==> flow/design.v <==
module mp2 #(
    parameter CLK_FREQ = 12000000,
    parameter INTERVAL = CLK_FREQ / 360
)(
    input logic clk,
    input logic rst,
    output logic RGB_R,
    output logic RGB_G,
    output logic RGB_B
);
    logic [31:0] counter;
    logic [8:0] hue;
    logic [7:0] pwm_r, pwm_g, pwm_b;
    logic [7:0] pwm_counter;
    always_ff @(posedge clk) begin
        if (rst) begin
            counter <= 0;
            hue <= 0;
        end
        else if (counter >= INTERVAL)
        begin
            counter <= 0;
            hue <= (hue >= 359) ? 0 : hue + 1;
        end
        else
        begin
            counter <= counter + 1;
        end
    end
    always_comb begin
        pwm_r = (hue < 60) ? 255 :
                (hue < 120) ? (255 * (120 - hue) / 60) :
                (hue < 180) ? 0 :
                (hue < 240) ? 0 :
                (hue < 300) ? (255 * (hue - 240) / 60) :
                255;
        pwm_g = (hue < 60) ? (255 * (hue - 0) / 60) :
                (hue < 180) ? 255 :
                (hue < 240) ? (255 * (240 - hue) / 60) :
                0;
        pwm_b = (hue < 120) ? 0 :
                (hue < 180) ? (255 * (hue - 120) / 60) :
                (hue < 300) ? 255 :
                (hue < 360) ? (255 * (360 - hue) / 60) :
                0;
    end
    always_ff @(posedge clk) begin
        if (rst) pwm_counter <= 0;
        else pwm_counter <= pwm_counter + 1;
    end
    assign {RGB_R, RGB_G, RGB_B} = {pwm_counter < pwm_r, pwm_counter < pwm_g, pwm_counter < pwm_b};
endmodule
==> flow/run.sh <==
#!/bin/bash
# the make line also repeats each setting of config.mk as NAME=value (left out here)
make -C /OpenROAD-flow-scripts/flow DESIGN_CONFIG=/design/flow/config.mk WORK_HOME=/design/flow/orfs CLKGATE_MAP_FILE= finish
==> flow/config.mk <==
export PLATFORM = sky130hd
export DESIGN_NAME = mp2
export DESIGN_NICKNAME = mp2
export VERILOG_FILES = /design/flow/design.v
export SDC_FILE = /design/flow/constraint.sdc
export NUM_CORES = 4
export LEC_CHECK = 0
export CAP_MARGIN = 20
export CORE_MARGIN = 2
export CORE_UTILIZATION = 68
export CTS_CLUSTER_DIAMETER = 232
export CTS_CLUSTER_SIZE = 36
export SLEW_MARGIN = 20
export TNS_END_PERCENT = 5
==> flow/constraint.sdc <==
create_clock -name core_clock -period 13.8 [get_ports {clk}]
set_input_delay 2.7600 -clock core_clock [delete_from_list [all_inputs] [get_ports {clk}]]
set_output_delay 2.7600 -clock core_clock [all_outputs]
set_load 0.01 [all_outputs]
==> impl_metrics.py, run 1 <==
# Physical implementation metrics
metrics = {
    "place": {
        "routabilityCongestion": 1.049,
        "placement.io_buffers": 4,
        "detailed_placement_wirelength_estimate_um": 55200,
        "dpl_cell_area_mm2": 0.02271,
        "placed_cells": 3025,
        "placement_setup_slack_ns": -1.035,
    },
    "clock_tree": {
        "cts.htree.levels": 2,
        "clock_path_buffers": 2,
        "clock_sink_count": 49,
        "clk_root_buffer_cell": "sky130_fd_sc_hd__clkbuf_16",
        "number_of_buffers_inserted_for_hold_repair_after_clock_tree_synthesis": 0,
        "cts_buffers": 5,
    },
    "global_route": {
        "grt_usage": 0.7956,
        "globalRoute.totalOverflow": 275,
    },
    "synth": {
        "synth-xor-area-share": 0.08048,
        "mux_share": 0.01031,
        "yosysSeqAreaShare": 0.05425,
        "netlist_instances": 2207,
        "synthFlopType": "sky130_fd_sc_hd__dfxtp_1",
        "ys_top_cells_by_count": "sky130_fd_sc_hd__inv_1, sky130_fd_sc_hd__ha_1, sky130_fd_sc_hd__fa_1, sky130_fd_sc_hd__a21oi_1, sky130_fd_sc_hd__nor2_1",
        "synthArstFlopShare": 0,
        "synth_top_area_share": 0.2513,
        "ys_area_mm2": 0.01808,
        "enable_flop_cells": 0,
        "synthMostInstantiatedCell": "sky130_fd_sc_hd__inv_1",
        "post_synth_num_cell_types": 102,
        "synth.yosys.num_cells": 2207,
        "post_synth_and_or_nand_nor_area_fraction": 0.1273,
        "synth_adder_area_share": 0.4195,
        "synthesized_area_fraction_occupied_by_ao_oa_aoi_and_oai_cells": 0.2075,
        "ys.warnings.count": 1,
        "yosys.area.top_type": "sky130_fd_sc_hd__fa_1",
        "flip_flop_and_latch_count_after_synthesis": 49,
        "synth.avg_cell_area_um2": 8.193,
        "netlist_top_cells_area": "sky130_fd_sc_hd__fa_1, sky130_fd_sc_hd__ha_1, sky130_fd_sc_hd__inv_1",
        "netlist_logic_family_top": "adder cells",
        "synth.cell_area_mm2": 0.01808,
    },
    "die": {
        "ios": 5,
        "die_area_mm2": 0.02791,
        "rows": 59,
        "floorplanUtilization": 0.6939,
        "die_y_um": 167.1,
        "chipWidth_um": 167.1,
        "design.core.area_mm2": 0.02606,
    },
    "status": {
        "tool.error": "[ERROR GRT-0116] Global routing finished with congestion. Check the congestion regions in the DRC Viewer.",
        "run_status": "stopped before the end",
        "outcome.stop_stage": "5_1_grt",
    },
}
==> what timing repair did <==
action                                  in CTS
endpoints found under the setup margin       3
pin swaps                                   92
buffers inserted                            61
gates cloned                                 0
resized                                    163
==> routing by layer <==
metal / overflow / track usage
met1: 0 / 0.7722
met4: 108 / 0.7987
met2: 162 / 0.9628
met5: 2 / 0.3061
met3: 3 / 0.6744
==> inputs of run 2 (changes only) <==
CELL_PAD_IN_SITES_GLOBAL_PLACEMENT = 1   (was unset)
CORE_UTILIZATION = 40   (was 68)
CTS_CLUSTER_DIAMETER = unset   (was 232)
CTS_CLUSTER_SIZE = unset   (was 36)
HOLD_SLACK_MARGIN = 0.14   (was unset)
PLACE_DENSITY = 0.42   (was unset)
SLEW_MARGIN = 5   (was 20)
TNS_END_PERCENT = 95   (was 5)
clock period = 30.0 ns   (was 13.8 ns; I/O delays follow)
==> run 2 against run 1 <==
  * The run now finishes clean
  * Synthesized cell count did not move
  * Area after synthesis unchanged
  * Die size is 68% higher
==> impl_metrics.py, run 2 <==
# Metrics from the implementation run
metrics = {
    "cells_and_area": {
        "stdcell_area_mm2": 0.01903,
        "final_net_count": 2674,
        "area_delta_synth_final_pct": 5.231,
        "flop_area_um2": 980.9,
        "final_core_util": 0.4284,
        "fillerInstances": 4635,
        "total_area_of_multi_input_combinational_cells_mm2": 0.01535,
        "layout_cells_excl_fill": 2795,
    },
    "setup_path": {
        "end_kind": "primary output",
        "worst-path-max-fanout": 13,
        "critical_path_type": "reg -> out",
        "worst_setup_path_endpoint": "RGB_G",
        "cp_num_buf_inv": 6,
        "critical-path-slowest-cell": "sky130_fd_sc_hd__dfxtp_1",
        "worstReg2RegEnd": "hue[4]$_SDFFE_PP0P_",
        "worst_path_dominant_cell_family": "AND-OR/OR-AND gates",
        "worstSetupStartpoint": "hue[7]$_SDFFE_PP0P_",
        "r2r_slack_ns": 27.16,
        "critical_path_depth": 45,
        "regToRegStartpoint": "counter[1]$_SDFF_PP0_",
        "critPathArrivalTime_ns": 15.47,
        "critical_path.startpoint_type": "flip-flop",
        "worstPathRequired_ns": 24.00,
        "worstRegToRegCells": 12,
        "critPathMaxStageDelay_ns": 0.70,
    },
    "power_and_ir_drop": {
        "comb-power_mw": 1.07,
        "seq_cell_power_mw": 0.0684,
        "seqPwrFrac": 0.057,
        "clkPwrFrac": 0.048,
        "power.ir.vdd_worst_v": 0.00006554,
        "switchingPower_mw": 0.6991,
        "power.share.combinational": 0.895,
        "power.share.switching": 0.5833,
        "power.density_cell_area_mw_per_mm2": 62.99,
        "power.static_leakage_nw": 9.164,
        "power.group.top": "combinational cells",
        "powerClk_mw": 0.0571,
        "p_int_mw": 0.4994,
    },
    "die": {
        "die_area_mm2": 0.04692,
        "floorplanUtilization": 0.4071,
        "rows": 77,
        "design.core.area_mm2": 0.04441,
        "ios": 5,
        "chipWidth_um": 216.6,
        "die_y_um": 216.6,
    },
    "global_route": {
        "wire_length_of_the_first_global_routing_pass_um": 91220,
        "pin_count_of_the_biggest_net_entering_global_routing": 31,
        "grt_pass1_vias": 15700,
        "grt_antenna_before_repair": 0,
        "grt_usage": 0.2516,
        "globalRoute.totalOverflow": 0,
    },
    "min_path": {
        "hold-path-endpoint": "counter[15]$_SDFF_PP0_",
        "timing.hold.worst_path_depth": 2,
        "worst_hold_check_path_type": "reg -> reg",
        "holdCritStartpoint": "counter[15]$_SDFF_PP0_",
    },
    "place": {
        "routabilityCongestion": 0.8781,
        "detailed_placement_wirelength_estimate_um": 49650,
        "dpl_cell_area_mm2": 0.01887,
        "placed_cells": 2786,
        "placement.io_buffers": 4,
    },
    "detailed_routing": {
        "detail_route.iter0.violations": 991,
        "antennaDiodeCount": 0,
        "finalWirelength_um": 57580,
        "drt_first_pass_iters": 7,
        "vias": 15210,
        "post-route-drc-count": 0,
        "drt-vias-per-instance": 5.441,
        "drt.antenna.violating_nets": 0,
        "routed_wire_length_per_instance_um": 20.60,
    },
    "sta": {
        "final-hold-violation-count": 0,
        "fin_worst_skew_ns": 0.005779,
        "setup_viol": 0,
        "period_minus_slack_ns": 21.47,
        "timing_worst_slew_pin_value_ns": 1.039,
        "fmaxAchievable_mhz": 46.59,
        "setup_repair_after_global_routing_missed_its_margin": "no",
        "final.setup.tns_ns": 0,
        "final_min_period_over_clock_period": 0.7155,
        "hold-worst-slack_ns": 0.4831,
        "slew_headroom": 0.3020,
        "drv_slew": 0,
    },
    "clock_tree": {
        "cts.repair_timing.setup_buffer_count": 0,
        "number_of_buffers_inserted_for_hold_repair_after_clock_tree_synthesis": 0,
        "cts_repair_resizes": 0,
        "clock_path_buffers": 2,
        "cts_buffers": 5,
        "tritoncts": "built",
        "path_clk_slew_ns": 0.07,
        "clk_root_buffer_cell": "sky130_fd_sc_hd__clkbuf_16",
        "clock_sink_count": 49,
        "clock.latency.late_pin_ns": 0.29,
        "cts.htree.levels": 2,
    },
    "synth": {
        "ys_top_cells_by_count": "sky130_fd_sc_hd__inv_1, sky130_fd_sc_hd__ha_1, sky130_fd_sc_hd__fa_1, sky130_fd_sc_hd__a21oi_1, sky130_fd_sc_hd__nor2_1",
        "synthFlopType": "sky130_fd_sc_hd__dfxtp_1",
        "synth.yosys.num_cells": 2207,
        "synth.cell_area_mm2": 0.01808,
        "post_synth_and_or_nand_nor_area_fraction": 0.1273,
        "ys_area_mm2": 0.01808,
        "post_synth_num_cell_types": 102,
        "synthArstFlopShare": 0,
        "flip_flop_and_latch_count_after_synthesis": 49,
        "netlist_top_cells_area": "sky130_fd_sc_hd__fa_1, sky130_fd_sc_hd__ha_1, sky130_fd_sc_hd__inv_1",
        "synth_adder_area_share": 0.4195,
        "synth-xor-area-share": 0.08048,
        "synth.avg_cell_area_um2": 8.193,
        "mux_share": 0.01031,
        "enable_flop_cells": 0,
        "yosysSeqAreaShare": 0.05425,
        "synth_top_area_share": 0.2513,
        "synthMostInstantiatedCell": "sky130_fd_sc_hd__inv_1",
        "synthesized_area_fraction_occupied_by_ao_oa_aoi_and_oai_cells": 0.2075,
        "ys.warnings.count": 1,
        "netlist_instances": 2207,
        "netlist_logic_family_top": "adder cells",
        "yosys.area.top_type": "sky130_fd_sc_hd__fa_1",
    },
    "status": {
        "run_status": "complete, no violations",
    },
    "job": {
        "drv.max_cap_violation_count": 0,
        "stage_log_warnings": 70,
    },
}
==> run 2: stage by stage <==
| stage | setup WS [ns] | power (mW) |
|---|---|---|
| after floorplan | 10.83 | 0.8227 |
| after global placement | 8.966 | 1.143 |
| after detailed placement | 8.685 | 1.140 |
| after CTS | 8.305 | 1.206 |
| after global routing | 7.224 | 1.341 |
| final | 8.535 | 1.199 |
==> run 2: final cells by class <==
cell class / instances / share of cell area
well taps: 592 / 0.03893
multi-input cells: 1695 / 0.8070
clock inverters: 3 / 0.001118
repair buffers: 27 / 0.01118
clock buffers: 5 / 0.006576
inverters: 424 / 0.08365
flip-flops and latches: 49 / 0.05156
==> run 2: per-layer routing <==
metal | vias to the layer above | part of all wire | track usage
li1 | 7418 | - | -
met3 | 73 | 0.043 | 0.02681
met2 | 298 | 0.45 | 0.4152
met5 | - | 0 | 0
met1 | 7418 | 0.47 | 0.3498
met4 | 0 | 0.029 | 0.06826
==> inputs of run 3 (changes only) <==
CELL_PAD_IN_SITES_GLOBAL_PLACEMENT = unset   (was 1)
CORE_UTILIZATION = 66   (was 40)
HOLD_SLACK_MARGIN = unset   (was 0.14)
PLACE_DENSITY = unset   (was 0.42)
SLEW_MARGIN = 20   (was 5)
TNS_END_PERCENT = unset   (was 95)
clock period = 16.8 ns   (was 30.0 ns; I/O delays follow)
==> run 3 against run 2 <==
  * Still clean on timing, DRC and antenna
  * Final area up 3.8%
  * Via count up 6.8%
  * Sequential power up 78%
  * Register-to-register slack worse by 13 ns
  * Critical path type unchanged
==> impl_metrics.py, run 3 <==
# Metrics from the implementation run
metrics = {
    "synth": {
        "post_synth_and_or_nand_nor_area_fraction": 0.1273,
        "yosys.area.top_type": "sky130_fd_sc_hd__fa_1",
        "enable_flop_cells": 0,
        "synthArstFlopShare": 0,
        "post_synth_num_cell_types": 102,
        "synthMostInstantiatedCell": "sky130_fd_sc_hd__inv_1",
        "ys_top_cells_by_count": "sky130_fd_sc_hd__inv_1, sky130_fd_sc_hd__ha_1, sky130_fd_sc_hd__fa_1, sky130_fd_sc_hd__a21oi_1, sky130_fd_sc_hd__nor2_1",
        "netlist_top_cells_area": "sky130_fd_sc_hd__fa_1, sky130_fd_sc_hd__ha_1, sky130_fd_sc_hd__inv_1",
        "synth.cell_area_mm2": 0.01808,
        "synth_adder_area_share": 0.4195,
        "netlist_logic_family_top": "adder cells",
        "netlist_instances": 2207,
        "flip_flop_and_latch_count_after_synthesis": 49,
        "synthFlopType": "sky130_fd_sc_hd__dfxtp_1",
        "yosysSeqAreaShare": 0.05425,
        "synth_top_area_share": 0.2513,
        "ys.warnings.count": 1,
        "synth-xor-area-share": 0.08048,
        "synth.avg_cell_area_um2": 8.193,
        "mux_share": 0.01031,
        "synthesized_area_fraction_occupied_by_ao_oa_aoi_and_oai_cells": 0.2075,
        "ys_area_mm2": 0.01808,
        "synth.yosys.num_cells": 2207,
    },
    "sta": {
        "drv_slew": 0,
        "fmaxAchievable_mhz": 61.61,
        "slew_headroom": 0.3134,
        "period_minus_slack_ns": 16.23,
        "final-hold-violation-count": 0,
        "worst_slack_ns": 0.5676,
        "setup_viol": 0,
        "timing_worst_slew_pin_value_ns": 1.022,
        "final_min_period_over_clock_period": 0.9662,
        "fin_worst_skew_ns": 0.005208,
        "hold-worst-slack_ns": 0.4955,
    },
    "setup_path": {
        "worst_setup_path_endpoint": "RGB_G",
        "worstPathRequired_ns": 13.44,
        "critical_path_type": "reg -> out",
        "worstRegToRegCells": 12,
        "critical-path-slowest-cell": "sky130_fd_sc_hd__fa_1",
        "worst_path_dominant_cell_family": "AND-OR/OR-AND gates",
        "worst-path-max-fanout": 14,
        "r2r_slack_ns": 13.89,
        "critPathMaxStageDelay_ns": 0.57,
        "critPathArrivalTime_ns": 12.87,
        "regToRegStartpoint": "counter[1]$_SDFF_PP0_",
        "critical_path.startpoint_type": "flip-flop",
        "worstSetupStartpoint": "hue[1]$_SDFFE_PP0P_",
        "end_kind": "primary output",
        "worstReg2RegEnd": "hue[8]$_SDFFE_PP0P_",
        "critical_path_depth": 47,
        "cp_num_buf_inv": 7,
    },
    "die": {
        "ios": 5,
        "floorplanUtilization": 0.6709,
        "die_y_um": 169.5,
        "chipWidth_um": 169.5,
        "die_area_mm2": 0.02874,
        "rows": 60,
        "design.core.area_mm2": 0.02695,
    },
    "clock_tree": {
        "cts_buffers": 5,
        "clock_path_buffers": 2,
        "clock.latency.late_pin_ns": 0.29,
        "cts.htree.levels": 2,
        "path_clk_slew_ns": 0.06,
        "clock_sink_count": 49,
        "clk_root_buffer_cell": "sky130_fd_sc_hd__clkbuf_16",
        "tritoncts": "built",
    },
    "power_and_ir_drop": {
        "clkPwrFrac": 0.052,
        "switchingPower_mw": 1.262,
        "powerClk_mw": 0.114,
        "power.share.switching": 0.5745,
        "seq_cell_power_mw": 0.122,
        "comb-power_mw": 1.96,
        "power.density_cell_area_mw_per_mm2": 111.2,
        "seqPwrFrac": 0.056,
        "power.ir.vdd_worst_v": 0.0001004,
        "power.group.top": "combinational cells",
        "p_int_mw": 0.9349,
        "power.share.combinational": 0.892,
        "power.static_leakage_nw": 9.624,
    },
    "min_path": {
        "hold-path-endpoint": "counter[15]$_SDFF_PP0_",
        "worst_hold_check_path_type": "reg -> reg",
        "holdCritStartpoint": "counter[15]$_SDFF_PP0_",
        "timing.hold.worst_path_depth": 2,
    },
    "global_route": {
        "wire_length_of_the_first_global_routing_pass_um": 82800,
        "grt_antenna_before_repair": 0,
        "grt_usage": 0.3648,
        "grt_pass1_vias": 15940,
        "pin_count_of_the_biggest_net_entering_global_routing": 31,
        "globalRoute.totalOverflow": 0,
    },
    "cells_and_area": {
        "area_delta_synth_final_pct": 9.259,
        "flop_area_um2": 988.4,
        "final_core_util": 0.7330,
        "fillerInstances": 2132,
        "final_net_count": 2741,
        "total_area_of_multi_input_combinational_cells_mm2": 0.01585,
        "stdcell_area_mm2": 0.01976,
    },
    "detailed_routing": {
        "detail_route.iter0.violations": 1505,
        "antennaDiodeCount": 0,
        "drt.antenna.violating_nets": 0,
        "drt_first_pass_iters": 8,
        "finalWirelength_um": 52220,
        "vias": 16230,
        "routed_wire_length_per_instance_um": 20.00,
        "post-route-drc-count": 0,
        "drt-vias-per-instance": 6.218,
    },
    "job": {
        "stage_log_warnings": 70,
        "drv.max_cap_violation_count": 0,
    },
    "status": {
        "run_status": "complete, no violations",
    },
    "place": {
        "detailed_placement_wirelength_estimate_um": 43420,
        "placement_setup_slack_ns": -0.09071,
        "routabilityCongestion": 1.017,
        "dpl_cell_area_mm2": 0.01884,
        "placement.io_buffers": 4,
    },
}
==> run 3: what timing repair did <==
| item | in CTS | in global routing |
|---|---|---|
| setup buffers | 1 | 28 |
| hold buffers | 0 | 0 |
| gates resized | 11 | 91 |
| setup endpoints to repair | 3 | 3 |
| pin swaps | 1 | 16 |
| gates cloned | 0 | 1 |
==> run 3: metal layers <==
layer  part of all wire  up-vias  GRT usage
li1                   -     7557          -
met1               0.42     7809     0.4905
met2               0.46      722     0.6034
met3              0.074      146    0.04314
met4              0.046        0     0.1449
met5                  0        -          0
==> run 3: cell type report <==
class / count / area share
inverters: 424 / 0.08075
flip-flops and latches: 49 / 0.05003
well taps: 341 / 0.02160
clock buffers: 5 / 0.006334
clock inverters: 3 / 0.002217
multi-input cells: 1696 / 0.8023
repair buffers: 93 / 0.03673
==> run 3: metrics by stage <==
stage / instances / setup TNS [ns] / power [mW]
6_report: 2611 / 0 / 2.197
5_1_grt: 2611 / -0.09979 / 2.382
4_1_cts: 2582 / 0 / 2.101
3_5_place_dp: 2573 / -0.09071 / 1.973
3_3_place_gp: 2573 / 0 / 1.929
2_1_floorplan: 2222 / 0 / 1.469
==> inputs of run 4 (changes only) <==
CORE_UTILIZATION = 72   (was 66)
CTS_CLUSTER_SIZE = 25   (was unset)
clock period = 23.2 ns   (was 16.8 ns; I/O delays follow)
==> run 4 against run 3 <==
  * Sequential cell count did not move
  * Global-route usage grew 3.5 points
  * Via count fell by 0.39%
  * Cell count down 3.4%
  * Setup slack better by 2.1 ns
  * Critical path depth did not move
  * Total power is 30% lower
  * Still clean
  * Count of clock-buffer cells in the layout increased by 1
  * Core utilization is 3.0 points higher
  * Non-clock buffer count shrank 71
==> impl_metrics.py, run 4 <==
# Metrics from the implementation run
metrics = {
    "status": {
        "run_status": "complete, no violations",
    },
    "global_route": {
        "pin_count_of_the_biggest_net_entering_global_routing": 31,
        "grt_pass1_vias": 16140,
        "wire_length_of_the_first_global_routing_pass_um": 83900,
        "grt_antenna_before_repair": 0,
        "grt_usage": 0.3995,
        "globalRoute.totalOverflow": 0,
    },
    "die": {
        "ios": 5,
        "floorplanUtilization": 0.7391,
        "chipWidth_um": 162.5,
        "die_y_um": 162.5,
        "die_area_mm2": 0.02640,
        "design.core.area_mm2": 0.02446,
        "rows": 57,
    },
    "job": {
        "drv.max_cap_violation_count": 0,
        "stage_log_warnings": 70,
    },
    "clock_tree": {
        "cts.htree.levels": 2,
        "clock_path_buffers": 2,
        "number_of_buffers_inserted_for_hold_repair_after_clock_tree_synthesis": 0,
        "tritoncts": "built",
        "clock_sink_count": 49,
        "cts_repair_resizes": 0,
        "clock.latency.late_pin_ns": 0.30,
        "cts.repair_timing.setup_buffer_count": 0,
        "clk_root_buffer_cell": "sky130_fd_sc_hd__clkbuf_16",
        "path_clk_slew_ns": 0.07,
        "cts_buffers": 5,
    },
    "synth": {
        "synthArstFlopShare": 0,
        "mux_share": 0.01031,
        "netlist_logic_family_top": "adder cells",
        "yosys.area.top_type": "sky130_fd_sc_hd__fa_1",
        "synth_top_area_share": 0.2513,
        "synth.cell_area_mm2": 0.01808,
        "ys_area_mm2": 0.01808,
        "flip_flop_and_latch_count_after_synthesis": 49,
        "ys_top_cells_by_count": "sky130_fd_sc_hd__inv_1, sky130_fd_sc_hd__ha_1, sky130_fd_sc_hd__fa_1, sky130_fd_sc_hd__a21oi_1, sky130_fd_sc_hd__nor2_1",
        "netlist_top_cells_area": "sky130_fd_sc_hd__fa_1, sky130_fd_sc_hd__ha_1, sky130_fd_sc_hd__inv_1",
        "enable_flop_cells": 0,
        "netlist_instances": 2207,
        "synthesized_area_fraction_occupied_by_ao_oa_aoi_and_oai_cells": 0.2075,
        "synth-xor-area-share": 0.08048,
        "synthMostInstantiatedCell": "sky130_fd_sc_hd__inv_1",
        "synthFlopType": "sky130_fd_sc_hd__dfxtp_1",
        "yosysSeqAreaShare": 0.05425,
        "post_synth_num_cell_types": 102,
        "synth_adder_area_share": 0.4195,
        "synth.avg_cell_area_um2": 8.193,
        "post_synth_and_or_nand_nor_area_fraction": 0.1273,
        "synth.yosys.num_cells": 2207,
        "ys.warnings.count": 1,
    },
    "power_and_ir_drop": {
        "seq_cell_power_mw": 0.0888,
        "power.density_cell_area_mw_per_mm2": 82.07,
        "comb-power_mw": 1.36,
        "p_int_mw": 0.6571,
        "seqPwrFrac": 0.058,
        "powerClk_mw": 0.0829,
        "power.share.switching": 0.5713,
        "switchingPower_mw": 0.8756,
        "clkPwrFrac": 0.054,
        "power.group.top": "combinational cells",
        "power.static_leakage_nw": 9.148,
        "power.ir.vdd_worst_v": 0.0001059,
        "total_power_of_the_final_layout_mw": 1.533,
        "power.share.combinational": 0.888,
    },
    "sta": {
        "final.setup.tns_ns": 0,
        "fin_worst_skew_ns": 0.01041,
        "fmaxAchievable_mhz": 48.72,
        "final-hold-violation-count": 0,
        "final_min_period_over_clock_period": 0.8848,
        "period_minus_slack_ns": 20.53,
        "worst_slack_ns": 2.673,
        "slew_headroom": 0.2236,
        "timing_worst_slew_pin_value_ns": 1.156,
        "setup_viol": 0,
        "setup_repair_after_global_routing_missed_its_margin": "no",
        "drv_slew": 0,
    },
    "setup_path": {
        "end_kind": "primary output",
        "worst_path_dominant_cell_family": "AND-OR/OR-AND gates",
        "critPathArrivalTime_ns": 15.89,
        "cp_num_buf_inv": 7,
        "worstPathRequired_ns": 18.56,
        "worstSetupStartpoint": "hue[7]$_SDFFE_PP0P_",
        "critical-path-slowest-cell": "sky130_fd_sc_hd__dfxtp_1",
        "critical_path.startpoint_type": "flip-flop",
        "worstReg2RegEnd": "hue[4]$_SDFFE_PP0P_",
        "critical_path_type": "reg -> out",
        "worst-path-max-fanout": 13,
        "top_cell_by_count_worst_path": "sky130_fd_sc_hd__inv_1",
        "r2r_slack_ns": 20.18,
        "regToRegStartpoint": "hue[7]$_SDFFE_PP0P_",
        "worstRegToRegCells": 7,
        "worst_setup_path_endpoint": "RGB_G",
        "critical_path_depth": 47,
        "critPathMaxStageDelay_ns": 0.77,
    },
    "detailed_routing": {
        "finalWirelength_um": 51160,
        "drt_first_pass_iters": 7,
        "detail_route.iter0.violations": 1891,
        "routed_wire_length_per_instance_um": 20.28,
        "post-route-drc-count": 0,
        "drt.antenna.violating_nets": 0,
        "antennaDiodeCount": 0,
        "vias": 16170,
        "drt-vias-per-instance": 6.412,
    },
    "cells_and_area": {
        "final_net_count": 2669,
        "stdcell_area_mm2": 0.01868,
        "fillerInstances": 1793,
        "area_delta_synth_final_pct": 3.294,
    },
    "place": {
        "placement_setup_slack_ns": 3.428,
        "routabilityCongestion": 1.031,
        "placement.io_buffers": 4,
        "dpl_cell_area_mm2": 0.01850,
        "detailed_placement_wirelength_estimate_um": 42390,
    },
    "min_path": {
        "worst_hold_check_path_type": "reg -> reg",
        "holdCritStartpoint": "counter[15]$_SDFF_PP0_",
        "hold-path-endpoint": "counter[15]$_SDFF_PP0_",
        "timing.hold.worst_path_depth": 2,
    },
}
run 4: metrics by stage:
step                hold slack [ns]  std cells    util
finish                       0.4990       2522  0.7635
global route                 0.5415       2522  0.7635
CTS                          0.4979       2522  0.7632
detailed placement           0.4638       2514  0.7564
global placement             0.4548       2514  0.7564
floorplan                    0.4375       2222       -
run 4: area by class of cell:
cell class,count,area [um^2],share of cell area
flip-flops and latches,49,980.9,0.05252
clock inverters,2,38.79,0.002077
inverters,424,1592,0.08521
clock buffers,6,128.9,0.006900
multi-input cells,1695,15360,0.8222
well taps,324,405.4,0.02171
repair buffers,22,175.2,0.009379
run 4: per-layer routing:
metal  global-route usage  vias up  wire (um)
met5                    0        -          0
met4               0.1673        0       2426
met3              0.07359      192       4551
met2               0.6503      837      23210
met1               0.5265     7731      20970
li1                     -     7411          -
==> inputs of run 5 (changes only) <==
CORE_UTILIZATION = 68   (was 72)
CTS_CLUSTER_DIAMETER = 203   (was unset)
CTS_CLUSTER_SIZE = 76   (was 25)
SETUP_SLACK_MARGIN = 2.18   (was unset)
clock period = 16.1 ns   (was 23.2 ns; I/O delays follow)
==> run 5 against run 4 <==
  * Setup slack got worse by 2.0 ns
  * First-iteration DRC count rose by 7.9%
  * Largest power group unchanged
  * Cell count rose by 7.9%
  * Clock power rose by 47%
  * Synthesized cell count did not move
  * Die size rose by 5.7%
  * Critical path type unchanged
  * Clock skew fell by 0.0049 ns
  * Via count rose by 11%
==> impl_metrics.py, run 5 <==
# Metrics from the implementation run
metrics = {
    "status": {
        "run_status": "complete, no violations",
    },
    "cells_and_area": {
        "final_net_count": 2856,
        "area_delta_synth_final_pct": 21.33,
    },
    "sta": {
        "worst_slack_ns": 0.6714,
        "final_min_period_over_clock_period": 0.9583,
        "fmaxAchievable_mhz": 64.81,
        "timing_worst_slew_pin_value_ns": 1.112,
        "fin_worst_skew_ns": 0.005550,
        "slew_headroom": 0.2536,
        "drv_slew": 0,
        "period_minus_slack_ns": 15.43,
        "final-hold-violation-count": 0,
        "setup_repair_after_global_routing_missed_its_margin": "yes",
        "setup_viol": 0,
    },
    "power_and_ir_drop": {
        "power.density_cell_area_mw_per_mm2": 127.9,
        "power.share.switching": 0.5599,
        "power.share.combinational": 0.911,
        "clkPwrFrac": 0.044,
        "powerClk_mw": 0.122,
        "power.group.top": "combinational cells",
        "p_int_mw": 1.234,
        "seq_cell_power_mw": 0.127,
        "seqPwrFrac": 0.045,
        "switchingPower_mw": 1.571,
        "comb-power_mw": 2.56,
        "power.static_leakage_nw": 10.47,
        "power.ir.vdd_worst_v": 0.0002945,
        "total_power_of_the_final_layout_mw": 2.805,
    },
    "setup_path": {
        "cp_num_buf_inv": 12,
        "critPathArrivalTime_ns": 12.21,
        "critical-path-slowest-cell": "sky130_fd_sc_hd__fa_1",
        "worstSetupStartpoint": "hue[2]$_SDFFE_PP0P_",
        "regToRegStartpoint": "counter[1]$_SDFF_PP0_",
        "critical_path_type": "reg -> out",
        "worstPathRequired_ns": 12.88,
        "worstReg2RegEnd": "hue[5]$_SDFFE_PP0P_",
        "r2r_slack_ns": 13.01,
        "top_cell_by_count_worst_path": "sky130_fd_sc_hd__inv_1",
        "end_kind": "primary output",
        "critical_path_depth": 52,
        "worst_path_dominant_cell_family": "AND-OR/OR-AND gates",
        "critPathMaxStageDelay_ns": 0.73,
        "critical_path.startpoint_type": "flip-flop",
        "worst-path-max-fanout": 6,
        "worstRegToRegCells": 12,
        "worst_setup_path_endpoint": "RGB_G",
    },
    "synth": {
        "synthArstFlopShare": 0,
        "post_synth_num_cell_types": 102,
        "synth.cell_area_mm2": 0.01808,
        "enable_flop_cells": 0,
        "synth_top_area_share": 0.2513,
        "flip_flop_and_latch_count_after_synthesis": 49,
        "synthFlopType": "sky130_fd_sc_hd__dfxtp_1",
        "ys_area_mm2": 0.01808,
        "ys.warnings.count": 1,
        "synth-xor-area-share": 0.08048,
        "synth.avg_cell_area_um2": 8.193,
        "netlist_top_cells_area": "sky130_fd_sc_hd__fa_1, sky130_fd_sc_hd__ha_1, sky130_fd_sc_hd__inv_1",
        "synth.yosys.num_cells": 2207,
        "synth_adder_area_share": 0.4195,
        "yosys.area.top_type": "sky130_fd_sc_hd__fa_1",
        "ys_top_cells_by_count": "sky130_fd_sc_hd__inv_1, sky130_fd_sc_hd__ha_1, sky130_fd_sc_hd__fa_1, sky130_fd_sc_hd__a21oi_1, sky130_fd_sc_hd__nor2_1",
        "synthesized_area_fraction_occupied_by_ao_oa_aoi_and_oai_cells": 0.2075,
        "yosysSeqAreaShare": 0.05425,
        "mux_share": 0.01031,
        "synthMostInstantiatedCell": "sky130_fd_sc_hd__inv_1",
        "netlist_logic_family_top": "adder cells",
        "netlist_instances": 2207,
        "post_synth_and_or_nand_nor_area_fraction": 0.1273,
    },
    "place": {
        "detailed_placement_wirelength_estimate_um": 43390,
        "routabilityCongestion": 1.004,
        "placement_setup_slack_ns": -0.1311,
        "placement.io_buffers": 4,
    },
    "die": {
        "rows": 59,
        "die_y_um": 167.1,
        "ios": 5,
        "chipWidth_um": 167.1,
        "design.core.area_mm2": 0.02606,
        "die_area_mm2": 0.02791,
        "floorplanUtilization": 0.6939,
    },
    "clock_tree": {
        "cts_buffers": 5,
        "cts.htree.levels": 2,
        "number_of_buffers_inserted_for_hold_repair_after_clock_tree_synthesis": 0,
        "path_clk_slew_ns": 0.07,
        "clock.latency.late_pin_ns": 0.30,
        "clock_path_buffers": 2,
        "clock_sink_count": 49,
        "clk_root_buffer_cell": "sky130_fd_sc_hd__clkbuf_16",
        "tritoncts": "built",
    },
    "detailed_routing": {
        "detail_route.iter0.violations": 2040,
        "drt-vias-per-instance": 6.580,
        "finalWirelength_um": 61980,
        "drt_first_pass_iters": 8,
        "vias": 17910,
        "routed_wire_length_per_instance_um": 22.78,
        "drt.antenna.violating_nets": 0,
        "post-route-drc-count": 0,
    },
    "global_route": {
        "grt_pass1_vias": 17710,
        "wire_length_of_the_first_global_routing_pass_um": 92390,
        "globalRoute.totalOverflow": 0,
        "grt_antenna_before_repair": 1,
        "grt_usage": 0.4141,
        "pin_count_of_the_biggest_net_entering_global_routing": 30,
    },
    "min_path": {
        "timing.hold.worst_path_depth": 2,
        "holdCritStartpoint": "counter[15]$_SDFF_PP0_",
        "worst_hold_check_path_type": "reg -> reg",
        "hold-path-endpoint": "counter[15]$_SDFF_PP0_",
    },
    "job": {
        "drv.max_cap_violation_count": 0,
        "stage_log_warnings": 73,
    },
}
run 5: stage by stage:
stage          instance area (um^2)  std cells  setup TNS, ns  hold slack [ns]    util
2_1_floorplan                 18610       2222              0           0.4375       -
3_3_place_gp                  19190       2558              0           0.4575  0.7366
3_5_place_dp                  19190       2558        -0.1836           0.4765  0.7366
4_1_cts                       21210       2674              0           0.4769  0.8139
5_1_grt                       21930       2720              0           0.5417  0.8417
6_report                      21940       2721              0           0.4794  0.8418
run 5: repair_timing:
action	CTS	global route
buffers inserted	108	45
cloned	0	1
setup endpoints to repair	3	3
pin swaps	90	72
gates resized	221	74
run 5: area by class of cell:
cell class	count	area [um^2]
fill	1472	4121
multi-input combinational	1696	17070
antenna	1	2.502
inverter	424	1622
tap	335	419.2
sequential	49	1011
timing repair buffer	208	1643
clock inverter	2	38.79
clock buffer	6	128.9
run 5: layer usage:
metal	global-route usage	vias to the layer above	share of wire
met5	0	-	0.00029
met1	0.5214	8509	0.37
met2	0.6740	1205	0.45
li1	-	7780	-
met3	0.08745	409	0.11
met4	0.2129	2	0.075
==> inputs of run 6 (changes only) <==
CORE_UTILIZATION = 72   (was 68)
CTS_CLUSTER_DIAMETER = unset   (was 203)
CTS_CLUSTER_SIZE = 58   (was 76)
MAX_ROUTING_LAYER = met4   (was unset)
PLACE_DENSITY_LB_ADDON = 0.22   (was unset)
SETUP_SLACK_MARGIN = unset   (was 2.18)
clock period = 28.4 ns   (was 16.1 ns; I/O delays follow)
==> run 6 against run 5 <==
  * Sequential power is 43% lower
  * Clock power fell by 52%
  * Sequential share of layout area grew 0.65 points
==> impl_metrics.py, run 6 <==
# Metrics from the implementation run
metrics = {
    "status": {
        "run_status": "complete, no violations",
    },
    "sta": {
        "final.setup.tns_ns": 0,
        "setup_repair_after_global_routing_missed_its_margin": "no",
        "period_minus_slack_ns": 21.67,
        "timing_worst_slew_pin_value_ns": 1.130,
        "drv_slew": 0,
        "fmaxAchievable_mhz": 46.15,
        "final_min_period_over_clock_period": 0.7629,
        "worst_slack_ns": 6.732,
        "fin_worst_skew_ns": 0.007339,
        "final-hold-violation-count": 0,
        "setup_viol": 0,
        "hold-worst-slack_ns": 0.4948,
        "slew_headroom": 0.2387,
    },
    "clock_tree": {
        "cts.htree.levels": 2,
        "path_clk_slew_ns": 0.07,
        "cts_buffers": 5,
        "number_of_buffers_inserted_for_hold_repair_after_clock_tree_synthesis": 0,
        "tritoncts": "built",
        "cts.repair_timing.setup_buffer_count": 0,
        "clock.latency.late_pin_ns": 0.29,
        "clock_sink_count": 49,
        "clk_root_buffer_cell": "sky130_fd_sc_hd__clkbuf_16",
        "clock_path_buffers": 2,
        "cts_repair_resizes": 0,
    },
    "setup_path": {
        "end_kind": "primary output",
        "critical-path-slowest-cell": "sky130_fd_sc_hd__o21ai_1",
        "worstRegToRegCells": 7,
        "worst-path-max-fanout": 14,
        "critical_path.startpoint_type": "flip-flop",
        "top_cell_by_count_worst_path": "sky130_fd_sc_hd__inv_1",
        "r2r_slack_ns": 25.41,
        "cp_num_buf_inv": 7,
        "regToRegStartpoint": "hue[7]$_SDFFE_PP0P_",
        "critical_path_depth": 47,
        "worstPathRequired_ns": 22.72,
        "worstSetupStartpoint": "hue[2]$_SDFFE_PP0P_",
        "critical_path_type": "reg -> out",
        "critPathArrivalTime_ns": 15.99,
        "worstReg2RegEnd": "hue[8]$_SDFFE_PP0P_",
        "critPathMaxStageDelay_ns": 0.82,
        "worst_setup_path_endpoint": "RGB_G",
        "worst_path_dominant_cell_family": "AND-OR/OR-AND gates",
    },
    "detailed_routing": {
        "vias": 16160,
        "finalWirelength_um": 51640,
        "drt.antenna.violating_nets": 0,
        "routed_wire_length_per_instance_um": 20.47,
        "detail_route.iter0.violations": 1766,
        "drt_first_pass_iters": 7,
        "drt-vias-per-instance": 6.403,
        "antennaDiodeCount": 0,
        "post-route-drc-count": 0,
    },
    "synth": {
        "post_synth_and_or_nand_nor_area_fraction": 0.1273,
        "synth-xor-area-share": 0.08048,
        "ys_top_cells_by_count": "sky130_fd_sc_hd__inv_1, sky130_fd_sc_hd__ha_1, sky130_fd_sc_hd__fa_1, sky130_fd_sc_hd__a21oi_1, sky130_fd_sc_hd__nor2_1",
        "synth_top_area_share": 0.2513,
        "mux_share": 0.01031,
        "synth_adder_area_share": 0.4195,
        "ys_area_mm2": 0.01808,
        "flip_flop_and_latch_count_after_synthesis": 49,
        "synthFlopType": "sky130_fd_sc_hd__dfxtp_1",
        "synth.cell_area_mm2": 0.01808,
        "netlist_logic_family_top": "adder cells",
        "yosys.area.top_type": "sky130_fd_sc_hd__fa_1",
        "post_synth_num_cell_types": 102,
        "synth.avg_cell_area_um2": 8.193,
        "synthMostInstantiatedCell": "sky130_fd_sc_hd__inv_1",
        "synthesized_area_fraction_occupied_by_ao_oa_aoi_and_oai_cells": 0.2075,
        "synth.yosys.num_cells": 2207,
        "yosysSeqAreaShare": 0.05425,
        "netlist_top_cells_area": "sky130_fd_sc_hd__fa_1, sky130_fd_sc_hd__ha_1, sky130_fd_sc_hd__inv_1",
        "synthArstFlopShare": 0,
        "netlist_instances": 2207,
        "enable_flop_cells": 0,
        "ys.warnings.count": 1,
    },
    "job": {
        "stage_log_warnings": 68,
        "drv.max_cap_violation_count": 0,
    },
    "place": {
        "placed_cells": 2515,
        "detailed_placement_wirelength_estimate_um": 42830,
        "placement_setup_slack_ns": 7.635,
        "dpl_cell_area_mm2": 0.01851,
        "routabilityCongestion": 1.009,
        "placement.io_buffers": 4,
    },
    "power_and_ir_drop": {
        "total_power_of_the_final_layout_mw": 1.244,
        "power.share.switching": 0.5758,
        "seq_cell_power_mw": 0.0729,
        "power.group.top": "combinational cells",
        "clkPwrFrac": 0.047,
        "seqPwrFrac": 0.059,
        "p_int_mw": 0.5278,
        "powerClk_mw": 0.0588,
        "power.density_cell_area_mw_per_mm2": 66.70,
        "power.ir.vdd_worst_v": 0.0001050,
        "switchingPower_mw": 0.7164,
        "comb-power_mw": 1.11,
        "power.static_leakage_nw": 9.143,
        "power.share.combinational": 0.894,
    },
    "die": {
        "design.core.area_mm2": 0.02446,
        "rows": 57,
        "die_y_um": 162.5,
        "floorplanUtilization": 0.7391,
        "die_area_mm2": 0.02640,
        "chipWidth_um": 162.5,
        "ios": 5,
    },
    "global_route": {
        "wire_length_of_the_first_global_routing_pass_um": 83160,
        "globalRoute.totalOverflow": 0,
        "grt_pass1_vias": 16200,
        "grt_antenna_before_repair": 0,
        "pin_count_of_the_biggest_net_entering_global_routing": 31,
        "grt_usage": 0.4115,
    },
    "min_path": {
        "holdCritStartpoint": "counter[15]$_SDFF_PP0_",
        "worst_hold_check_path_type": "reg -> reg",
        "hold-path-endpoint": "counter[15]$_SDFF_PP0_",
        "timing.hold.worst_path_depth": 2,
    },
    "cells_and_area": {
        "area_delta_synth_final_pct": 3.162,
        "stdcell_area_mm2": 0.01865,
        "fillerInstances": 1745,
        "final_net_count": 2670,
        "final_core_util": 0.7625,
        "layout_cells_excl_fill": 2523,
    },
}
run 6: layout make-up:
class                           instances  area [um^2]  share of cell area
Inverter                              424         1592             0.08532
Timing Repair Buffer                   23        182.7            0.009793
Multi-Input combinational cell       1695        15350              0.8229
Clock buffer                            6        128.9            0.006909
Tap cell                              324        405.4             0.02173
Sequential cell                        49        980.9             0.05259
Clock inverter                          2        13.76           0.0007379
run 6: layer usage:
layer  up-vias  GRT usage  part of all wire
met5         -          -                 0
met4         0     0.1826             0.054
met3       205    0.08760              0.10
met2       874     0.6567              0.45
met1      7673     0.5059              0.39
li1       7404          -                 -
==> inputs of run 7 (changes only) <==
CTS_CLUSTER_DIAMETER = 231   (was unset)
PLACE_DENSITY_LB_ADDON = unset   (was 0.22)
clock period = 27.6 ns   (was 28.4 ns; I/O delays follow)
==> run 7 against run 6 <==
  * Still clean
  * Non-clock buffer count is 1 higher
  * Final area about the same
  * Sequential share of layout area is essentially flat
  * Total power increased by 3.3%
  * Highest routed layer unchanged
==> impl_metrics.py, run 7 <==
# Metrics from the implementation run
metrics = {
    "detailed_routing": {
        "routed_wire_length_per_instance_um": 20.47,
        "detail_route.iter0.violations": 1854,
        "finalWirelength_um": 51680,
        "post-route-drc-count": 0,
        "vias": 16270,
        "drt_first_pass_iters": 5,
        "drt-vias-per-instance": 6.445,
        "drt.antenna.violating_nets": 0,
    },
    "sta": {
        "fin_worst_skew_ns": 0.003778,
        "period_minus_slack_ns": 21.20,
        "fmaxAchievable_mhz": 47.16,
        "slew_headroom": 0.2979,
        "final-hold-violation-count": 0,
        "setup_repair_after_global_routing_missed_its_margin": "no",
        "worst_slack_ns": 6.396,
        "timing_worst_slew_pin_value_ns": 1.045,
        "drv_slew": 0,
        "final_min_period_over_clock_period": 0.7683,
        "final.setup.tns_ns": 0,
        "setup_viol": 0,
    },
    "place": {
        "placement.io_buffers": 4,
        "dpl_cell_area_mm2": 0.01851,
        "placement_setup_slack_ns": 6.980,
        "placed_cells": 2515,
        "routabilityCongestion": 1.047,
        "detailed_placement_wirelength_estimate_um": 42890,
    },
    "synth": {
        "post_synth_num_cell_types": 102,
        "synth_top_area_share": 0.2513,
        "enable_flop_cells": 0,
        "synth.cell_area_mm2": 0.01808,
        "synthesized_area_fraction_occupied_by_ao_oa_aoi_and_oai_cells": 0.2075,
        "mux_share": 0.01031,
        "post_synth_and_or_nand_nor_area_fraction": 0.1273,
        "netlist_top_cells_area": "sky130_fd_sc_hd__fa_1, sky130_fd_sc_hd__ha_1, sky130_fd_sc_hd__inv_1",
        "synthMostInstantiatedCell": "sky130_fd_sc_hd__inv_1",
        "synth.yosys.num_cells": 2207,
        "ys_top_cells_by_count": "sky130_fd_sc_hd__inv_1, sky130_fd_sc_hd__ha_1, sky130_fd_sc_hd__fa_1, sky130_fd_sc_hd__a21oi_1, sky130_fd_sc_hd__nor2_1",
        "synth-xor-area-share": 0.08048,
        "yosysSeqAreaShare": 0.05425,
        "flip_flop_and_latch_count_after_synthesis": 49,
        "ys.warnings.count": 1,
        "netlist_logic_family_top": "adder cells",
        "synth_adder_area_share": 0.4195,
        "ys_area_mm2": 0.01808,
        "netlist_instances": 2207,
        "synthArstFlopShare": 0,
        "yosys.area.top_type": "sky130_fd_sc_hd__fa_1",
        "synth.avg_cell_area_um2": 8.193,
        "synthFlopType": "sky130_fd_sc_hd__dfxtp_1",
    },
    "setup_path": {
        "critical_path_depth": 48,
        "critical_path_type": "reg -> out",
        "worst_path_dominant_cell_family": "AND-OR/OR-AND gates",
        "worstReg2RegEnd": "hue[8]$_SDFFE_PP0P_",
        "r2r_slack_ns": 24.55,
        "regToRegStartpoint": "counter[1]$_SDFF_PP0_",
        "worstPathRequired_ns": 22.08,
        "worst_setup_path_endpoint": "RGB_G",
        "worstRegToRegCells": 12,
        "worstSetupStartpoint": "hue[7]$_SDFFE_PP0P_",
        "worst-path-max-fanout": 13,
        "critPathArrivalTime_ns": 15.68,
        "critical_path.startpoint_type": "flip-flop",
        "cp_num_buf_inv": 8,
        "end_kind": "primary output",
        "critPathMaxStageDelay_ns": 0.76,
        "top_cell_by_count_worst_path": "sky130_fd_sc_hd__inv_1",
        "critical-path-slowest-cell": "sky130_fd_sc_hd__dfxtp_1",
    },
    "power_and_ir_drop": {
        "power.share.combinational": 0.894,
        "total_power_of_the_final_layout_mw": 1.285,
        "power.group.top": "combinational cells",
        "powerClk_mw": 0.0623,
        "switchingPower_mw": 0.7406,
        "power.density_cell_area_mw_per_mm2": 68.83,
        "clkPwrFrac": 0.048,
        "power.ir.vdd_worst_v": 0.00006724,
        "seqPwrFrac": 0.058,
        "power.share.switching": 0.5763,
        "seq_cell_power_mw": 0.0745,
        "comb-power_mw": 1.15,
        "p_int_mw": 0.5445,
        "power.static_leakage_nw": 9.146,
    },
    "die": {
        "die_area_mm2": 0.02640,
        "design.core.area_mm2": 0.02446,
        "ios": 5,
        "chipWidth_um": 162.5,
        "rows": 57,
        "die_y_um": 162.5,
        "floorplanUtilization": 0.7391,
    },
    "clock_tree": {
        "cts_repair_resizes": 0,
        "tritoncts": "built",
        "cts_buffers": 5,
        "clock_path_buffers": 2,
        "cts.repair_timing.setup_buffer_count": 0,
        "cts.htree.levels": 2,
        "clock.latency.late_pin_ns": 0.29,
        "path_clk_slew_ns": 0.07,
        "clock_sink_count": 49,
        "clk_root_buffer_cell": "sky130_fd_sc_hd__clkbuf_16",
        "number_of_buffers_inserted_for_hold_repair_after_clock_tree_synthesis": 0,
    },
    "cells_and_area": {
        "final_net_count": 2671,
        "stdcell_area_mm2": 0.01867,
        "total_area_of_multi_input_combinational_cells_mm2": 0.01535,
        "fillerInstances": 1853,
        "flop_area_um2": 980.9,
        "area_delta_synth_final_pct": 3.259,
        "layout_cells_excl_fill": 2525,
    },
    "global_route": {
        "grt_usage": 0.4138,
        "globalRoute.totalOverflow": 0,
        "grt_pass1_vias": 16490,
        "pin_count_of_the_biggest_net_entering_global_routing": 31,
        "grt_antenna_before_repair": 1,
        "wire_length_of_the_first_global_routing_pass_um": 84230,
    },
    "job": {
        "drv.max_cap_violation_count": 0,
        "stage_log_warnings": 70,
    },
    "min_path": {
        "worst_hold_check_path_type": "reg -> reg",
        "timing.hold.worst_path_depth": 2,
        "hold-path-endpoint": "counter[15]$_SDFF_PP0_",
        "holdCritStartpoint": "counter[15]$_SDFF_PP0_",
    },
    "status": {
        "run_status": "complete, no violations",
    },
}
-- run 7: final cells by class --
cell class	instances	area share
multi-input combinational	1695	0.8221
clock buffer	5	0.006702
clock inverter	3	0.001340
timing repair buffer	24	0.01019
antenna	1	0.0001340
sequential	49	0.05254
tap	324	0.02171
inverter	424	0.08524
-- run 7: metal layers --
layer	part of all wire	wire length (um)	vias to the layer above	track usage
met4	0.043	2247	0	0.1589
met3	0.092	4729	163	0.06774
met2	0.46	23990	898	0.6743
met1	0.40	20710	7796	0.5203
li1	-	-	7417	-
met5	0	0	-	-
-- run 7: stage by stage --
stage	hold slack, ns	utilization
after floorplan	0.4375	-
after global placement	0.4544	0.7567
final	0.4956	0.7632
after CTS	0.4936	0.7628
after detailed placement	0.4639	0.7567
after global routing	0.5562	0.7632
==> inputs of run 8 (changes only) <==
CAP_MARGIN = 15   (was 20)
CELL_PAD_IN_SITES_DETAIL_PLACEMENT = 0   (was unset)
CORE_UTILIZATION = 40   (was 72)
CTS_CLUSTER_DIAMETER = unset   (was 231)
CTS_CLUSTER_SIZE = unset   (was 58)
GPL_ROUTABILITY_DRIVEN = 1   (was unset)
GPL_TIMING_DRIVEN = 0   (was unset)
HOLD_SLACK_MARGIN = 0.24   (was unset)
MAX_ROUTING_LAYER = unset   (was met4)
MIN_ROUTING_LAYER = met2   (was unset)
PLACE_DENSITY_LB_ADDON = 0.24   (was unset)
SLEW_MARGIN = 40   (was 20)
clock period = 30.0 ns   (was 27.6 ns; I/O delays follow)
==> run 8 against run 7 <==
  * Count of clock-buffer cells in the layout stayed put
  * Hold slack got worse by 0.021 ns
  * Core utilization fell by 33 points
  * Non-clock buffer count increased by 35
  * Wire length is 8.7% higher
  * Critical path depth unchanged
  * Register-to-register slack gained 2.4 ns
  * Sequential share of layout area shrank 0.15 points
  * Via count rose by 34%
  * Global-route usage is 5.3 points lower
  * Critical path type unchanged
  * Critical endpoint unchanged
==> impl_metrics.py, run 8 <==
# Metrics from the implementation run
metrics = {
    "setup_path": {
        "worstReg2RegEnd": "hue[2]$_SDFFE_PP0P_",
        "worstPathRequired_ns": 24.00,
        "worstSetupStartpoint": "hue[7]$_SDFFE_PP0P_",
        "top_cell_by_count_worst_path": "sky130_fd_sc_hd__inv_1",
        "worst-path-max-fanout": 14,
        "r2r_slack_ns": 26.97,
        "regToRegStartpoint": "counter[0]$_SDFF_PP0_",
        "critical_path.startpoint_type": "flip-flop",
        "critPathArrivalTime_ns": 15.96,
        "worstRegToRegCells": 13,
        "critical_path_depth": 48,
        "critical-path-slowest-cell": "sky130_fd_sc_hd__clkinv_1",
        "worst_path_dominant_cell_family": "AND-OR/OR-AND gates",
        "worst_setup_path_endpoint": "RGB_G",
        "cp_num_buf_inv": 8,
        "critical_path_type": "reg -> out",
        "end_kind": "primary output",
        "critPathMaxStageDelay_ns": 0.80,
    },
    "clock_tree": {
        "cts.htree.levels": 2,
        "cts.repair_timing.setup_buffer_count": 0,
        "clock_path_buffers": 2,
        "tritoncts": "built",
        "path_clk_slew_ns": 0.07,
        "clock.latency.late_pin_ns": 0.30,
        "number_of_buffers_inserted_for_hold_repair_after_clock_tree_synthesis": 0,
        "clk_root_buffer_cell": "sky130_fd_sc_hd__clkbuf_16",
        "clock_sink_count": 49,
        "cts_repair_resizes": 0,
        "cts_buffers": 5,
    },
    "detailed_routing": {
        "drt.antenna.violating_nets": 0,
        "finalWirelength_um": 56190,
        "drt-vias-per-instance": 7.718,
        "drt_first_pass_iters": 9,
        "detail_route.iter0.violations": 4161,
        "post-route-drc-count": 0,
        "routed_wire_length_per_instance_um": 19.83,
        "vias": 21870,
    },
    "synth": {
        "post_synth_num_cell_types": 102,
        "synthFlopType": "sky130_fd_sc_hd__dfxtp_1",
        "synth.avg_cell_area_um2": 8.193,
        "netlist_instances": 2207,
        "netlist_logic_family_top": "adder cells",
        "ys_top_cells_by_count": "sky130_fd_sc_hd__inv_1, sky130_fd_sc_hd__ha_1, sky130_fd_sc_hd__fa_1, sky130_fd_sc_hd__a21oi_1, sky130_fd_sc_hd__nor2_1",
        "synth_top_area_share": 0.2513,
        "netlist_top_cells_area": "sky130_fd_sc_hd__fa_1, sky130_fd_sc_hd__ha_1, sky130_fd_sc_hd__inv_1",
        "synthArstFlopShare": 0,
        "synth_adder_area_share": 0.4195,
        "synthesized_area_fraction_occupied_by_ao_oa_aoi_and_oai_cells": 0.2075,
        "yosysSeqAreaShare": 0.05425,
        "post_synth_and_or_nand_nor_area_fraction": 0.1273,
        "synth.cell_area_mm2": 0.01808,
        "ys_area_mm2": 0.01808,
        "synth.yosys.num_cells": 2207,
        "synth-xor-area-share": 0.08048,
        "flip_flop_and_latch_count_after_synthesis": 49,
        "yosys.area.top_type": "sky130_fd_sc_hd__fa_1",
        "synthMostInstantiatedCell": "sky130_fd_sc_hd__inv_1",
        "mux_share": 0.01031,
        "ys.warnings.count": 1,
        "enable_flop_cells": 0,
    },
    "power_and_ir_drop": {
        "power.ir.vdd_worst_v": 0.00006295,
        "switchingPower_mw": 0.7217,
        "power.group.top": "combinational cells",
        "power.static_leakage_nw": 9.267,
        "powerClk_mw": 0.0598,
        "comb-power_mw": 1.10,
        "clkPwrFrac": 0.049,
        "power.density_cell_area_mw_per_mm2": 63.67,
        "seqPwrFrac": 0.057,
        "power.share.combinational": 0.894,
        "seq_cell_power_mw": 0.0698,
        "p_int_mw": 0.5044,
        "power.share.switching": 0.5886,
    },
    "die": {
        "ios": 5,
        "rows": 77,
        "design.core.area_mm2": 0.04441,
        "floorplanUtilization": 0.4071,
        "die_y_um": 216.6,
        "chipWidth_um": 216.6,
        "die_area_mm2": 0.04692,
    },
    "job": {
        "drv.max_cap_violation_count": 0,
        "stage_log_warnings": 68,
    },
    "min_path": {
        "timing.hold.worst_path_depth": 2,
        "hold-path-endpoint": "counter[15]$_SDFF_PP0_",
        "worst_hold_check_path_type": "reg -> reg",
        "holdCritStartpoint": "counter[15]$_SDFF_PP0_",
    },
    "cells_and_area": {
        "final_core_util": 0.4336,
        "fillerInstances": 4490,
        "area_delta_synth_final_pct": 6.505,
        "final_net_count": 2706,
        "layout_cells_excl_fill": 2833,
    },
    "sta": {
        "final_min_period_over_clock_period": 0.7319,
        "drv_slew": 0,
        "timing_worst_slew_pin_value_ns": 0.9304,
        "final.setup.tns_ns": 0,
        "setup_viol": 0,
        "period_minus_slack_ns": 21.96,
        "fin_worst_skew_ns": 0.006569,
        "slew_headroom": 0.3732,
        "fmaxAchievable_mhz": 45.54,
        "setup_repair_after_global_routing_missed_its_margin": "no",
        "final-hold-violation-count": 0,
    },
    "status": {
        "run_status": "complete, no violations",
    },
    "global_route": {
        "grt_usage": 0.3607,
        "globalRoute.totalOverflow": 0,
        "grt_antenna_before_repair": 3,
        "grt_pass1_vias": 24230,
        "wire_length_of_the_first_global_routing_pass_um": 88040,
        "pin_count_of_the_biggest_net_entering_global_routing": 19,
    },
    "place": {
        "detailed_placement_wirelength_estimate_um": 45390,
        "placement.io_buffers": 3,
        "routabilityCongestion": 1.038,
        "placed_cells": 2819,
    },
}
[run 8: per-layer routing]
layer,global-route usage,wire length [um],part of all wire,vias to the layer above
li1,-,-,-,7432
met1,-,0,0,7938
met2,0.4187,26200,0.47,5741
met3,0.4967,23050,0.41,730
met4,0.06096,6245,0.11,24
met5,0.1531,695,0.012,-
[run 8: area by class of cell]
type,instances,area [um^2],area share
Multi-Input combinational cell,1695,15500,0.8051
Inverter,424,1592,0.08265
Sequential cell,49,983.4,0.05107
Tap cell,592,740.7,0.03846
Buffer,54,224.0,0.01163
Clock buffer,5,125.1,0.006497
Timing Repair Buffer,5,45.04,0.002339
Clock inverter,3,28.78,0.001494
Antenna cell,6,15.01,0.0007797
[run 8: through the flow]
stage                     setup WS, ns  power [mW]  hold WS [ns]  cell area [um^2]
after global placement           7.329       1.079        0.4609             18910
after global routing             7.308       1.343        0.5186             19260
final                            8.042       1.226        0.4745             19260
after CTS                        8.110       1.158        0.4819             19180
after floorplan                  10.83      0.8227        0.4375             18140
after detailed placement         8.485       1.084        0.4649             19020
==> inputs of run 9 (changes only) <==
CAP_MARGIN = 20   (was 15)
CELL_PAD_IN_SITES_DETAIL_PLACEMENT = unset   (was 0)
GPL_ROUTABILITY_DRIVEN = unset   (was 1)
GPL_TIMING_DRIVEN = unset   (was 0)
HOLD_SLACK_MARGIN = unset   (was 0.24)
MIN_ROUTING_LAYER = unset   (was met2)
PLACE_DENSITY_LB_ADDON = unset   (was 0.24)
SLEW_MARGIN = 20   (was 40)
clock period = 30.2 ns   (was 30.0 ns; I/O delays follow)
==> run 9 against run 8 <==
  * Synthesized cell count is the same
  * Still clean on timing, DRC and antenna
  * Sequential share of layout area grew 0.057 points
  * Cell count down 1.5%
  * Total power decreased by 2.8%
  * Largest power group unchanged
  * Die size did not move
  * Count of clock-buffer cells in the layout unchanged
  * Final area is 1.4% lower
  * Area after synthesis unchanged
  * Largest cell class unchanged
  * First-iteration DRC count down 68%
  * Clock power grew 1%
  * Clock skew grew 0.0035 ns
==> impl_metrics.py, run 9 <==
# Metrics from the implementation run
metrics = {
    "min_path": {
        "hold-path-endpoint": "counter[15]$_SDFF_PP0_",
        "timing.hold.worst_path_depth": 2,
        "holdCritStartpoint": "counter[15]$_SDFF_PP0_",
        "worst_hold_check_path_type": "reg -> reg",
    },
    "power_and_ir_drop": {
        "total_power_of_the_final_layout_mw": 1.192,
        "clkPwrFrac": 0.051,
        "power.group.top": "combinational cells",
        "power.share.switching": 0.5827,
        "switchingPower_mw": 0.6946,
        "power.ir.vdd_worst_v": 0.00007018,
        "comb-power_mw": 1.06,
        "seq_cell_power_mw": 0.0683,
        "powerClk_mw": 0.0605,
        "power.static_leakage_nw": 9.137,
        "seqPwrFrac": 0.057,
        "power.density_cell_area_mw_per_mm2": 62.75,
        "power.share.combinational": 0.892,
        "p_int_mw": 0.4975,
    },
    "setup_path": {
        "regToRegStartpoint": "hue[7]$_SDFFE_PP0P_",
        "critical-path-slowest-cell": "sky130_fd_sc_hd__dfxtp_1",
        "end_kind": "primary output",
        "top_cell_by_count_worst_path": "sky130_fd_sc_hd__inv_1",
        "worst_setup_path_endpoint": "RGB_G",
        "worstReg2RegEnd": "hue[8]$_SDFFE_PP0P_",
        "worst_path_dominant_cell_family": "AND-OR/OR-AND gates",
        "worstSetupStartpoint": "hue[7]$_SDFFE_PP0P_",
        "critical_path.startpoint_type": "flip-flop",
        "cp_num_buf_inv": 7,
        "worstRegToRegCells": 7,
        "r2r_slack_ns": 27.04,
        "worstPathRequired_ns": 24.16,
        "worst-path-max-fanout": 13,
        "critPathArrivalTime_ns": 15.79,
        "critPathMaxStageDelay_ns": 0.82,
        "critical_path_type": "reg -> out",
        "critical_path_depth": 47,
    },
    "sta": {
        "worst_slack_ns": 8.371,
        "setup_repair_after_global_routing_missed_its_margin": "no",
        "drv_slew": 0,
        "fin_worst_skew_ns": 0.01005,
        "hold-worst-slack_ns": 0.4903,
        "timing_worst_slew_pin_value_ns": 1.090,
        "final-hold-violation-count": 0,
        "setup_viol": 0,
        "final_min_period_over_clock_period": 0.7228,
        "final.setup.tns_ns": 0,
        "slew_headroom": 0.2684,
        "period_minus_slack_ns": 21.83,
        "fmaxAchievable_mhz": 45.81,
    },
    "die": {
        "design.core.area_mm2": 0.04441,
        "die_area_mm2": 0.04692,
        "rows": 77,
        "ios": 5,
        "die_y_um": 216.6,
        "chipWidth_um": 216.6,
        "floorplanUtilization": 0.4071,
    },
    "clock_tree": {
        "clock_sink_count": 49,
        "cts.htree.levels": 2,
        "path_clk_slew_ns": 0.08,
        "cts.repair_timing.setup_buffer_count": 0,
        "tritoncts": "built",
        "clock_path_buffers": 2,
        "cts_buffers": 5,
        "clock.latency.late_pin_ns": 0.30,
        "number_of_buffers_inserted_for_hold_repair_after_clock_tree_synthesis": 0,
        "clk_root_buffer_cell": "sky130_fd_sc_hd__clkbuf_16",
        "cts_repair_resizes": 0,
    },
    "synth": {
        "netlist_top_cells_area": "sky130_fd_sc_hd__fa_1, sky130_fd_sc_hd__ha_1, sky130_fd_sc_hd__inv_1",
        "synthArstFlopShare": 0,
        "synth_adder_area_share": 0.4195,
        "enable_flop_cells": 0,
        "netlist_instances": 2207,
        "yosys.area.top_type": "sky130_fd_sc_hd__fa_1",
        "netlist_logic_family_top": "adder cells",
        "yosysSeqAreaShare": 0.05425,
        "synth.avg_cell_area_um2": 8.193,
        "post_synth_num_cell_types": 102,
        "mux_share": 0.01031,
        "ys_top_cells_by_count": "sky130_fd_sc_hd__inv_1, sky130_fd_sc_hd__ha_1, sky130_fd_sc_hd__fa_1, sky130_fd_sc_hd__a21oi_1, sky130_fd_sc_hd__nor2_1",
        "ys.warnings.count": 1,
        "flip_flop_and_latch_count_after_synthesis": 49,
        "synthFlopType": "sky130_fd_sc_hd__dfxtp_1",
        "synth_top_area_share": 0.2513,
        "post_synth_and_or_nand_nor_area_fraction": 0.1273,
        "synthMostInstantiatedCell": "sky130_fd_sc_hd__inv_1",
        "synth.cell_area_mm2": 0.01808,
        "synth-xor-area-share": 0.08048,
        "synth.yosys.num_cells": 2207,
        "ys_area_mm2": 0.01808,
        "synthesized_area_fraction_occupied_by_ao_oa_aoi_and_oai_cells": 0.2075,
    },
    "job": {
        "drv.max_cap_violation_count": 0,
        "stage_log_warnings": 68,
    },
    "place": {
        "placement_setup_slack_ns": 8.972,
        "placement.io_buffers": 4,
        "routabilityCongestion": 0.9287,
        "detailed_placement_wirelength_estimate_um": 44840,
    },
    "cells_and_area": {
        "final_net_count": 2669,
        "total_area_of_multi_input_combinational_cells_mm2": 0.01535,
        "fillerInstances": 4478,
        "area_delta_synth_final_pct": 5.066,
        "flop_area_um2": 980.9,
    },
    "detailed_routing": {
        "vias": 15530,
        "routed_wire_length_per_instance_um": 18.95,
        "drt-vias-per-instance": 5.563,
        "finalWirelength_um": 52890,
        "detail_route.iter0.violations": 1343,
        "post-route-drc-count": 0,
        "drt.antenna.violating_nets": 0,
        "drt_first_pass_iters": 5,
    },
    "global_route": {
        "globalRoute.totalOverflow": 0,
        "grt_usage": 0.2295,
        "grt_pass1_vias": 15720,
        "wire_length_of_the_first_global_routing_pass_um": 86240,
        "pin_count_of_the_biggest_net_entering_global_routing": 31,
        "grt_antenna_before_repair": 0,
    },
    "status": {
        "run_status": "complete, no violations",
    },
}
[run 9: through the flow]
step                std cells  area, um^2    util
floorplan                2222       18140       -
global placement         2782       18840  0.4243
detailed placement       2782       18840  0.4243
CTS                      2790       18990  0.4277
global route             2790       18990  0.4277
finish                   2791       19000  0.4277
[run 9: layer usage]
metal	part of all wire	global-route usage	routed length (um)	up-vias
met5	0	0	0	-
met4	0.027	0.06142	1442	0
met3	0.047	0.01586	2510	69
li1	-	-	-	7399
met2	0.46	0.3809	24550	437
met1	0.46	0.3229	24390	7620
[run 9: layout make-up]
| type | count | share of cell area |
|---|---|---|
| flip-flops and latches | 49 | 0.05164 |
| well taps | 592 | 0.03899 |
| diodes | 1 | 0.0001317 |
| inverters | 424 | 0.08378 |
| multi-input cells | 1695 | 0.8083 |
| clock buffers | 5 | 0.006586 |
| clock inverters | 3 | 0.001383 |
| repair buffers | 22 | 0.009221 |
Power is estimated from default activity; no workload was simulated.
